Design maxfinder, start of the top module:
module maxfinder(clk, rst, start, x1, x2, x3, x4, eps, done, result);
Size in the first run: ~1400 cells after synthesis, roughly 120 flip-flops, ~34 I/O pins.
clock: 4.88 ns
lec_check: 0
cap_margin: 20
core_aspect_ratio: 0.88
core_margin: 2
core_utilization: 72
cts_cluster_diameter: 370
cts_cluster_size: 46
place_density_lb_addon: 0.0
setup_slack_margin: -0.35
slew_margin: 20
run.sh (not shown) runs the stock make flow with config.mk's settings and CLKGATE_MAP_FILE=.
The baseline finished but failed the layout checks on negative setup slack.
Edit:
SETUP_SLACK_MARGIN = 1.83   (was -0.35)
clock period = 6.22 ns   (was 4.88 ns; I/O delays follow)
=>
- This time the run produced a clean layout
- total power is lower by a quarter to a third
- cell count drops by a few percent
- wire length came out lower by a quarter to a third
Edit:
CORE_ASPECT_RATIO = unset   (was 0.88)
CTS_CLUSTER_DIAMETER = unset   (was 370)
CTS_CLUSTER_SIZE = unset   (was 46)
PLACE_DENSITY = 0.67   (was unset)
PLACE_DENSITY_LB_ADDON = unset   (was 0.0)
SETUP_SLACK_MARGIN = unset   (was 1.83)
clock period = 5.58 ns   (was 6.22 ns; I/O delays follow)
The changed run completed and failed the layout checks on negative setup slack. Worst setup slack gets worse by 0.71 ns. Design area went down by 5.6%. Total power climbs by 1.7%. Combinational power shrinks by about 3%. Cell count is about the same. Wire length decreases by 11%.
Edit:
CORE_UTILIZATION = 17   (was 72)
PLACE_DENSITY = unset   (was 0.67)
clock period = 9.49 ns   (was 5.58 ns; I/O delays follow)
With this change the flow ran to the end with no violations.
Die size goes up to 4.1 times its value.
Power goes down by 46%.
Sequential power drops by 41%.
Global-route usage falls by 28 points.
Non-clock buffer count fell by 75.
Area after synthesis stays the same.
Worst setup slack improved by 3.2 ns.
Wire length decreases by 12%.
Core utilization fell by 65 points.
Clock-buffer cell count falls by 2.

========
maxfinder again, from the RTL that the note above started with.
clock: 9.0 ns
lec_check: 0
cap_margin: 20
core_aspect_ratio: 1.99
core_margin: 4
core_utilization: 40
gpl_routability_driven: 1
max_routing_layer: met4
min_routing_layer: met1
setup_slack_margin: 2.31
slew_margin: 20
Rerun with:
Settings changed: CORE_ASPECT_RATIO 1.99 to default, CORE_MARGIN 4 to 10, CTS_CLUSTER_DIAMETER from default to 398, CTS_CLUSTER_SIZE from default to 98, GPL_ROUTABILITY_DRIVEN 1 to default, MAX_ROUTING_LAYER met4 to default, MIN_ROUTING_LAYER met1 to default, SETUP_SLACK_MARGIN 2.31 to default.
What happened: Clock power went up by a few percent; synthesized area stays the same; power is lower slightly; first-iteration DRC count is higher by roughly a tenth.
Rerun with:
Settings changed: CORE_MARGIN 10 to 2, CTS_CLUSTER_DIAMETER 398 to 266, CTS_CLUSTER_SIZE 98 to 99, GPL_ROUTABILITY_DRIVEN from default to 0, TNS_END_PERCENT from default to 15.
Result:
- register-to-register slack barely changes
- non-clock buffer count grows by 1
- fmax is about the same
- die size shrinks by 16%
- total power shrinks by 3.8%
- final cell count barely changes
- worst setup slack gains 0.0057 ns
- cell area shrinks by 0.64%
- global-route usage grows by 2.7 points
- count of clock-buffer cells in the layout shrinks by 2
- area after synthesis does not change
Rerun with:
Settings changed: ABC_AREA from default to 0, CORE_ASPECT_RATIO from default to 1.94, CORE_MARGIN 2 to 7, CORE_UTILIZATION 40 to 59, CTS_CLUSTER_DIAMETER 266 to 400, CTS_CLUSTER_SIZE 99 to 98, SETUP_SLACK_MARGIN from default to -0.17, SLEW_MARGIN 20 to 0, TNS_END_PERCENT 15 to 20.
Global-route usage rises by 5.7 points.
Non-clock buffer count rose by 1.
Area after synthesis is unchanged.
Maximum frequency fell by 0.34%.
Register-to-register slack loses 0.02 ns.
Worst setup slack got worse by 0.022 ns.

========
Setup of exp/harbor:
maxfinder again, from the RTL that the note above started with.
clock: 6.49 ns
lec_check: 0
cap_margin: 20
core_margin: 2
core_utilization: 66
setup_slack_margin: 1.77
slew_margin: 20
Every stage of the flow completed for exp/harbor, and the final layout passed the timing, design-rule and antenna checks.
The following lists how exp/quartz was set up differently from exp/harbor:
- SETUP_SLACK_MARGIN: 1.77 -> unset
- PLACE_DENSITY_LB_ADDON: unset -> 0.19
- ABC_AREA: unset -> 1
- CORE_UTILIZATION: 66 -> 72
- the clock period (ns, I/O delays scaled along): 6.49 -> 6.06
==> comparison <==
exp/quartz: all stages complete, timing, DRC and antenna checks passed. Overall global routing resource usage: exp/quartz > exp/harbor. Re number of optimization iterations in the first detailed-route pass: no difference whatsoever between exp/harbor and exp/quartz. Number of hold violations in the final report of exp/harbor is on par with exp/quartz. Register share of the cell area in exp/quartz is 1.2 points above exp/harbor. Relative to exp/harbor, the global-route wire length before repair measured on exp/quartz has decreased by a few percent. exp/quartz: number of antenna violations at the first check in global routing is 1 higher than what exp/harbor reported. Diff exp/harbor -> exp/quartz: cell resize tally after clock tree synthesis decreased by 71 relative to the old numbers; share of total power in combinational logic saw an increase; cell count along the critical path has decreased; wire length went down by 7.9%.
[inputs] exp/xenon vs exp/quartz
- a change of PLACE_DENSITY_LB_ADDON from 0.19 to 0.27
- an added CTS_CLUSTER_SIZE of 74
- a change of the clock period (ns, I/O delays scaled along) from 6.06 to 5.13
[summary]
For the final antenna diode count, exp/xenon came in 1 higher than exp/quartz did.
The via total after detailed routing of exp/xenon was inferior to that of exp/quartz.
exp/quartz and exp/xenon: one clean run, exp/quartz; the rest did not finish clean.
Layout checks on exp/xenon: not met. Flow itself completed; violations: negative setup slack.
Diff exp/quartz -> exp/xenon: overall routed net length went up; critical path depth down 1.
Average size of a mapped cell: exp/xenon vs exp/quartz identical
Summary of exp/xenon over exp/quartz: post-layout net count rose by 118, clock distribution area overhead in the final layout has decreased, non-clock buffering overhead in the final layout climbed 5.6 points.
Edits applied to the flow inputs when going from exp/xenon to exp/violet:
- HOLD_SLACK_MARGIN now 0.29, previously not set
- PLACE_DENSITY_LB_ADDON now 0.26, was 0.27
- the clock period (ns, I/O delays scaled along) now 5.01, was 5.13
[summary]
- The flow ended early for exp/violet: it failed with a tool error in 5_1_grt.
- Die area came out exactly the same in exp/violet and exp/xenon.
- Post-CTS repair timing setup buffer count ended up 6 higher on exp/violet than on exp/xenon.
- Looking at total cell area at the placement stage, exp/violet sits above exp/xenon.
- Re sequential element share of the synthesized area: no difference whatsoever between exp/xenon and exp/violet.
- The horizontal die size on exp/xenon is in line with that on exp/violet.
- Between exp/violet and exp/xenon, the chip area line of the yosys report does not differ in any meaningful way.

========
maxfinder again, from the RTL that the note above started with.
## maxfinder
module maxfinder(clk, rst, start, x1, x2, x3, x4, eps, done, result);
clock: 6.16 ns
lec_check: 0
cap_margin: 20
core_aspect_ratio: 1.18
core_margin: 2
core_utilization: 70
cts_cluster_diameter: 396
cts_cluster_size: 25
place_density_lb_addon: 0.0
setup_slack_margin: 1.21
slew_margin: 20
The starting point ran to the end with no violations.
Then changed:
--- a/flow/config.mk
+++ b/flow/config.mk
@@ -9 +8,0 @@
-export CORE_ASPECT_RATIO = 1.18
@@ -11,5 +10 @@
-export CORE_UTILIZATION = 70
-export CTS_CLUSTER_DIAMETER = 396
-export CTS_CLUSTER_SIZE = 25
-export PLACE_DENSITY_LB_ADDON = 0.0
-export SETUP_SLACK_MARGIN = 1.21
+export CORE_UTILIZATION = 40
==> flow/constraint.sdc (replaced) <==
create_clock -name core_clock -period 6.57 [get_ports {clk}]
set_input_delay 1.3140 -clock core_clock [delete_from_list [all_inputs] [get_ports {clk}]]
set_output_delay 1.3140 -clock core_clock [all_outputs]
set_load 0.01 [all_outputs]
Effect:
- The changed run finished with timing, DRC and antenna clean
- power came out lower by about a fifth
- clock skew barely changes
- core utilization goes down by 40 points
- non-clock buffer count drops by 47
- routed wire length went down by roughly a tenth
Then changed:
--- a/flow/config.mk
+++ b/flow/config.mk
@@ -10 +10 @@
-export CORE_UTILIZATION = 40
+export CORE_UTILIZATION = 65
==> flow/constraint.sdc (replaced) <==
create_clock -name core_clock -period 5.02 [get_ports {clk}]
set_input_delay 1.0040 -clock core_clock [delete_from_list [all_inputs] [get_ports {clk}]]
set_output_delay 1.0040 -clock core_clock [all_outputs]
set_load 0.01 [all_outputs]
What happened: With this change the flow reached the layout checks and failed them: setup timing. Worst setup slack gets worse by 0.96 ns. Clock-buffer cell count goes down by 1. Power goes up by well over a third. Via count goes up by roughly a tenth. Final area goes up by roughly a tenth. Critical path depth is unchanged. Wire length goes up by about a fifth. Die size goes down by well over a third. Final cell count goes up slightly.
Then changed:
--- a/flow/config.mk
+++ b/flow/config.mk
@@ -7,0 +8 @@
+export ABC_AREA = 1
@@ -10 +11,2 @@
-export CORE_UTILIZATION = 65
+export CORE_UTILIZATION = 72
+export CTS_CLUSTER_DIAMETER = 221
==> flow/constraint.sdc (replaced) <==
create_clock -name core_clock -period 3.73 [get_ports {clk}]
set_input_delay 0.7460 -clock core_clock [delete_from_list [all_inputs] [get_ports {clk}]]
set_output_delay 0.7460 -clock core_clock [all_outputs]
set_load 0.01 [all_outputs]
After rerunning: This time the run died in 5_1_grt, error GRT-0116; synthesized area went up slightly; die area is lower by roughly a tenth; synthesized cell count climbs by roughly a tenth.
Then changed:
--- a/flow/config.mk
+++ b/flow/config.mk
@@ -8 +7,0 @@
-export ABC_AREA = 1
@@ -11,2 +10 @@
-export CORE_UTILIZATION = 72
-export CTS_CLUSTER_DIAMETER = 221
+export CORE_UTILIZATION = 40
==> flow/constraint.sdc (replaced) <==
create_clock -name core_clock -period 9.0 [get_ports {clk}]
set_input_delay 1.8000 -clock core_clock [delete_from_list [all_inputs] [get_ports {clk}]]
set_output_delay 1.8000 -clock core_clock [all_outputs]
set_load 0.01 [all_outputs]
Outcome: With this change the flow went through all stages and came out clean; area after synthesis went down by 0.33%; die size grows by 77%; synthesized cell count decreases by 10%.
Then changed:
--- a/flow/config.mk
+++ b/flow/config.mk
@@ -7,0 +8 @@
+export ABC_AREA = 0
@@ -8,0 +10 @@
+export CORE_ASPECT_RATIO = 1.94
@@ -11 +13,6 @@
-export SLEW_MARGIN = 20
+export CTS_CLUSTER_DIAMETER = 400
+export CTS_CLUSTER_SIZE = 98
+export GPL_ROUTABILITY_DRIVEN = 0
+export SETUP_SLACK_MARGIN = -0.17
+export SLEW_MARGIN = 0
+export TNS_END_PERCENT = 20
Die size hardly moves. Register-to-register slack got worse by 0.06 ns. Worst setup slack degrades by 0.063 ns. Power grows by about 2.2%. First-iteration DRC count is lower by 21%. Critical path depth stays the same.
Power and IR drop assume default switching activity.
